## CPU
module CPU( input clk,
	input rst,
	input wire [31:0] inst,
	input wire [63:0]	main_memory_input_data_path,
	output reg[63:0] main_memory_output_data_path,
	output wire[31:0] pc_inst_addr,
	output wire		Vector_Write_Access, 
	output wire		Memory_Write_Access,
	output wire		Load_Vector_Flag,
	output wire 		Load_Word_Flag,
	output wire[11:0]	Main_Memory_Address
	);
==> flow/config.mk <==
export PLATFORM = sky130hd
export DESIGN_NAME = CPU
export DESIGN_NICKNAME = CPU
export VERILOG_FILES = /design/flow/design.v
export SDC_FILE = /design/flow/constraint.sdc
export NUM_CORES = 4
export LEC_CHECK = 0
export ABC_AREA = 1
export CAP_MARGIN = 20
export CELL_PAD_IN_SITES_DETAIL_PLACEMENT = 1
export CORE_MARGIN = 2
export CORE_UTILIZATION = 40
export CTS_CLUSTER_DIAMETER = 74
export CTS_CLUSTER_SIZE = 49
export MAX_ROUTING_LAYER = met4
export PLACE_DENSITY = 0.73
export SETUP_SLACK_MARGIN = 0.79
export SLEW_MARGIN = 5
export TNS_END_PERCENT = 65
==> flow/constraint.sdc <==
create_clock -name core_clock -period 12.0 [get_ports {clk}]
set_input_delay 2.4000 -clock core_clock [delete_from_list [all_inputs] [get_ports {clk}]]
set_output_delay 2.4000 -clock core_clock [all_outputs]
set_load 0.01 [all_outputs]
run.sh (not shown) runs the stock make flow with config.mk's settings and CLKGATE_MAP_FILE=.
Edit:
- ABC_AREA: 1 -> 0
- CELL_PAD_IN_SITES_DETAIL_PLACEMENT: 1 -> 2
- CELL_PAD_IN_SITES_GLOBAL_PLACEMENT: unset -> 3
- CORE_ASPECT_RATIO: unset -> 1.5
- CORE_MARGIN: 2 -> 8
- CTS_CLUSTER_DIAMETER: 74 -> unset
- CTS_CLUSTER_SIZE: 49 -> unset
- GPL_ROUTABILITY_DRIVEN: unset -> 1
- GPL_TIMING_DRIVEN: unset -> 1
- HOLD_SLACK_MARGIN: unset -> 0.25
- MAX_ROUTING_LAYER: met4 -> met5
- MIN_ROUTING_LAYER: unset -> met1
- PLACE_DENSITY: 0.73 -> unset
- PLACE_DENSITY_LB_ADDON: unset -> 0.27
- SETUP_SLACK_MARGIN: 0.79 -> 3.34
- SLEW_MARGIN: 5 -> 20
- clock period: 12.0 -> 17.0 ns (I/O delays scaled with it)
- final cell count shrinks by a quarter to a third
- clock-buffer cell count grows by 25
- die size grows by a few percent
- sequential power shrinks by a quarter to a third
- total power shrinks by a quarter to a third
- setup slack gets better by 2.9 ns
- design area shrinks by a few percent
- flip-flop count does not change
Edit:
- ABC_AREA: 0 -> unset
- CELL_PAD_IN_SITES_GLOBAL_PLACEMENT: 3 -> 1
- CORE_ASPECT_RATIO: 1.5 -> unset
- CORE_MARGIN: 8 -> 2
- CORE_UTILIZATION: 40 -> 61
- CTS_CLUSTER_DIAMETER: unset -> 51
- CTS_CLUSTER_SIZE: unset -> 77
- GPL_ROUTABILITY_DRIVEN: 1 -> unset
- GPL_TIMING_DRIVEN: 1 -> unset
- HOLD_SLACK_MARGIN: 0.25 -> -0.04
- PLACE_DENSITY_LB_ADDON: 0.27 -> 0.06
- SETUP_SLACK_MARGIN: 3.34 -> unset
- TNS_END_PERCENT: 65 -> unset
- clock period: 17.0 -> 6.73 ns (I/O delays scaled with it)
With this change the flow stopped in 3_5_place_dp (DPL-0033).
Die area shrinks by well over a third.
Synthesized cell count does not change.
Synthesized area does not change.
Edit:
- CELL_PAD_IN_SITES_DETAIL_PLACEMENT: 2 -> 0
- CELL_PAD_IN_SITES_GLOBAL_PLACEMENT: 1 -> unset
- CORE_ASPECT_RATIO: unset -> 1.69
- CORE_UTILIZATION: 61 -> 72
- CTS_CLUSTER_DIAMETER: 51 -> 341
- CTS_CLUSTER_SIZE: 77 -> 33
- GPL_ROUTABILITY_DRIVEN: unset -> 1
- GPL_TIMING_DRIVEN: unset -> 1
- HOLD_SLACK_MARGIN: -0.04 -> unset
- MAX_ROUTING_LAYER: met5 -> unset
- MIN_ROUTING_LAYER: met1 -> unset
- PLACE_DENSITY_LB_ADDON: 0.06 -> 0.29
- SETUP_SLACK_MARGIN: unset -> 1.29
- SLEW_MARGIN: 20 -> 5
- TNS_END_PERCENT: unset -> 40
- clock period: 6.73 -> 5.87 ns (I/O delays scaled with it)
Outcome: This time the run died in 5_1_grt on GRT-0116. Die area falls by 15%. Area after synthesis does not change. Synthesized cell count is unchanged.

---

Starting RTL as in the previous note.
clock: 11.7 ns
lec_check: 0
abc_area: 1
cap_margin: 25
cell_pad_in_sites_detail_placement: 2
cell_pad_in_sites_global_placement: 2
core_aspect_ratio: 1.69
core_margin: 2
core_utilization: 19
cts_cluster_size: 53
gpl_routability_driven: 1
gpl_timing_driven: 0
min_routing_layer: met1
place_density_lb_addon: 0.29
setup_slack_margin: 0.24
slew_margin: 15
Edit:
==> flow/config.mk (replaced) <==
export PLATFORM = sky130hd
export DESIGN_NAME = CPU
export DESIGN_NICKNAME = CPU
export VERILOG_FILES = /design/flow/design.v
export SDC_FILE = /design/flow/constraint.sdc
export NUM_CORES = 4
export LEC_CHECK = 0
export CAP_MARGIN = 20
export CELL_PAD_IN_SITES_DETAIL_PLACEMENT = 0
export CORE_ASPECT_RATIO = 0.71
export CORE_MARGIN = 2
export CORE_UTILIZATION = 68
export CTS_CLUSTER_SIZE = 90
export GPL_ROUTABILITY_DRIVEN = 1
export GPL_TIMING_DRIVEN = 1
export MAX_ROUTING_LAYER = met4
export SETUP_SLACK_MARGIN = 2.05
export SLEW_MARGIN = 5
==> flow/constraint.sdc (replaced) <==
create_clock -name core_clock -period 10.3 [get_ports {clk}]
set_input_delay 2.0600 -clock core_clock [delete_from_list [all_inputs] [get_ports {clk}]]
set_output_delay 2.0600 -clock core_clock [all_outputs]
set_load 0.01 [all_outputs]
The changed run stopped in 5_1_grt, error GRT-0232.
Die size shrinks by well over a third.
Area after synthesis shrinks by a few percent.
Synthesized cell count shrinks by a quarter to a third.
Edit:
==> flow/config.mk (replaced) <==
export PLATFORM = sky130hd
export DESIGN_NAME = CPU
export DESIGN_NICKNAME = CPU
export VERILOG_FILES = /design/flow/design.v
export SDC_FILE = /design/flow/constraint.sdc
export NUM_CORES = 4
export LEC_CHECK = 0
export CAP_MARGIN = 20
export CORE_MARGIN = 2
export CORE_UTILIZATION = 60
export HOLD_SLACK_MARGIN = 0.3
export SETUP_SLACK_MARGIN = 1.37
export SLEW_MARGIN = 20
==> flow/constraint.sdc (replaced) <==
create_clock -name core_clock -period 6.14 [get_ports {clk}]
set_input_delay 1.2280 -clock core_clock [delete_from_list [all_inputs] [get_ports {clk}]]
set_output_delay 1.2280 -clock core_clock [all_outputs]
set_load 0.01 [all_outputs]
What happened: This time the run finished with negative setup slack left. Die size went up by 13%. Synthesized cell count is unchanged. Area after synthesis is unchanged.
Edit:
==> flow/config.mk (replaced) <==
export PLATFORM = sky130hd
export DESIGN_NAME = CPU
export DESIGN_NICKNAME = CPU
export VERILOG_FILES = /design/flow/design.v
export SDC_FILE = /design/flow/constraint.sdc
export NUM_CORES = 4
export LEC_CHECK = 0
export ABC_AREA = 0
export CAP_MARGIN = 35
export CELL_PAD_IN_SITES_DETAIL_PLACEMENT = 2
export CELL_PAD_IN_SITES_GLOBAL_PLACEMENT = 2
export CORE_ASPECT_RATIO = 1.29
export CORE_MARGIN = 4
export CORE_UTILIZATION = 16
export CTS_CLUSTER_SIZE = 45
export GPL_ROUTABILITY_DRIVEN = 1
export GPL_TIMING_DRIVEN = 0
export MIN_ROUTING_LAYER = met1
export PLACE_DENSITY_LB_ADDON = 0.01
export SETUP_SLACK_MARGIN = 3.02
export SLEW_MARGIN = 15
export TNS_END_PERCENT = 90
==> flow/constraint.sdc (replaced) <==
create_clock -name core_clock -period 11.7 [get_ports {clk}]
set_input_delay 2.3400 -clock core_clock [delete_from_list [all_inputs] [get_ports {clk}]]
set_output_delay 2.3400 -clock core_clock [all_outputs]
set_load 0.01 [all_outputs]
With this change the flow produced a clean layout.
Synthesized cell count stays the same.
Design area climbs by 9.8%.
Die area climbs to 3.8 times its value.
Setup slack improved by 4.1 ns.
Via count drops by 9.1%.
Core utilization drops by 55 points.

---

CPU again, from the RTL that the note above started with.
==> flow/design.v (excerpt) <==
module CPU( input clk,
	input rst,
	input wire [31:0] inst,
	input wire [63:0]	main_memory_input_data_path,
	output reg[63:0] main_memory_output_data_path,
	output wire[31:0] pc_inst_addr,
	output wire		Vector_Write_Access, 
	output wire		Memory_Write_Access,
	output wire		Load_Vector_Flag,
	output wire 		Load_Word_Flag,
	output wire[11:0]	Main_Memory_Address
	);
export LEC_CHECK = 0
export CAP_MARGIN = 15
export CELL_PAD_IN_SITES_DETAIL_PLACEMENT = 1
export CORE_MARGIN = 9
export CORE_UTILIZATION = 18
export CTS_CLUSTER_DIAMETER = 83
export CTS_CLUSTER_SIZE = 75
export GPL_ROUTABILITY_DRIVEN = 1
export MAX_ROUTING_LAYER = met5
export PLACE_DENSITY_LB_ADDON = 0.07
export SETUP_SLACK_MARGIN = 5.0
export SLEW_MARGIN = 20
export TNS_END_PERCENT = 10
create_clock -name core_clock -period 18.6 [get_ports {clk}]
Rerun with:
Settings changed: CAP_MARGIN 15 to 20, CELL_PAD_IN_SITES_DETAIL_PLACEMENT 1 to unset, CORE_MARGIN 9 to 2, CORE_UTILIZATION 18 to 57, CTS_CLUSTER_DIAMETER 83 to unset, CTS_CLUSTER_SIZE 75 to unset, GPL_ROUTABILITY_DRIVEN 1 to unset, HOLD_SLACK_MARGIN set to -0.1, MAX_ROUTING_LAYER met5 to unset, PLACE_DENSITY_LB_ADDON 0.07 to unset, SETUP_SLACK_MARGIN 5.0 to 1.75, TNS_END_PERCENT 10 to 70.
Clock period 18.6 ns to 6.17 ns, I/O delays scaled along.
This time the run finished with negative setup slack left.
Register-to-register slack loses 12 ns.
First-iteration DRC count rose to 2.6 times its value.
Non-clock buffer count rose by 503.
Sequential power rose to 3.0 times its value.
Worst setup slack loses 8.5 ns.
Wire length fell by about a fifth.
Clock power rose to 2.9 times its value.
Cell count fell by about a fifth.
Count of clock-buffer cells in the layout rose by 21.
Area after synthesis does not change.
Sequential share of layout area fell by 2.2 points.
Rerun with:
Settings changed: CELL_PAD_IN_SITES_DETAIL_PLACEMENT set to 0, CORE_ASPECT_RATIO set to 0.54, CORE_UTILIZATION 57 to 32, CTS_CLUSTER_SIZE set to 33, HOLD_SLACK_MARGIN -0.1 to 0.24, PLACE_DENSITY_LB_ADDON set to 0.04, SETUP_SLACK_MARGIN 1.75 to 0.32, TNS_END_PERCENT 70 to 5.
Clock period 6.17 ns to 16.3 ns, I/O delays scaled along.
Result:
- Now the flow finished clean
- clock power came out lower by 60%
- final cell count came out higher by 3.3%
- power came out lower by 64%
- area after synthesis does not change
- global-route usage came out lower by 15 points
Power and IR drop assume default switching activity.
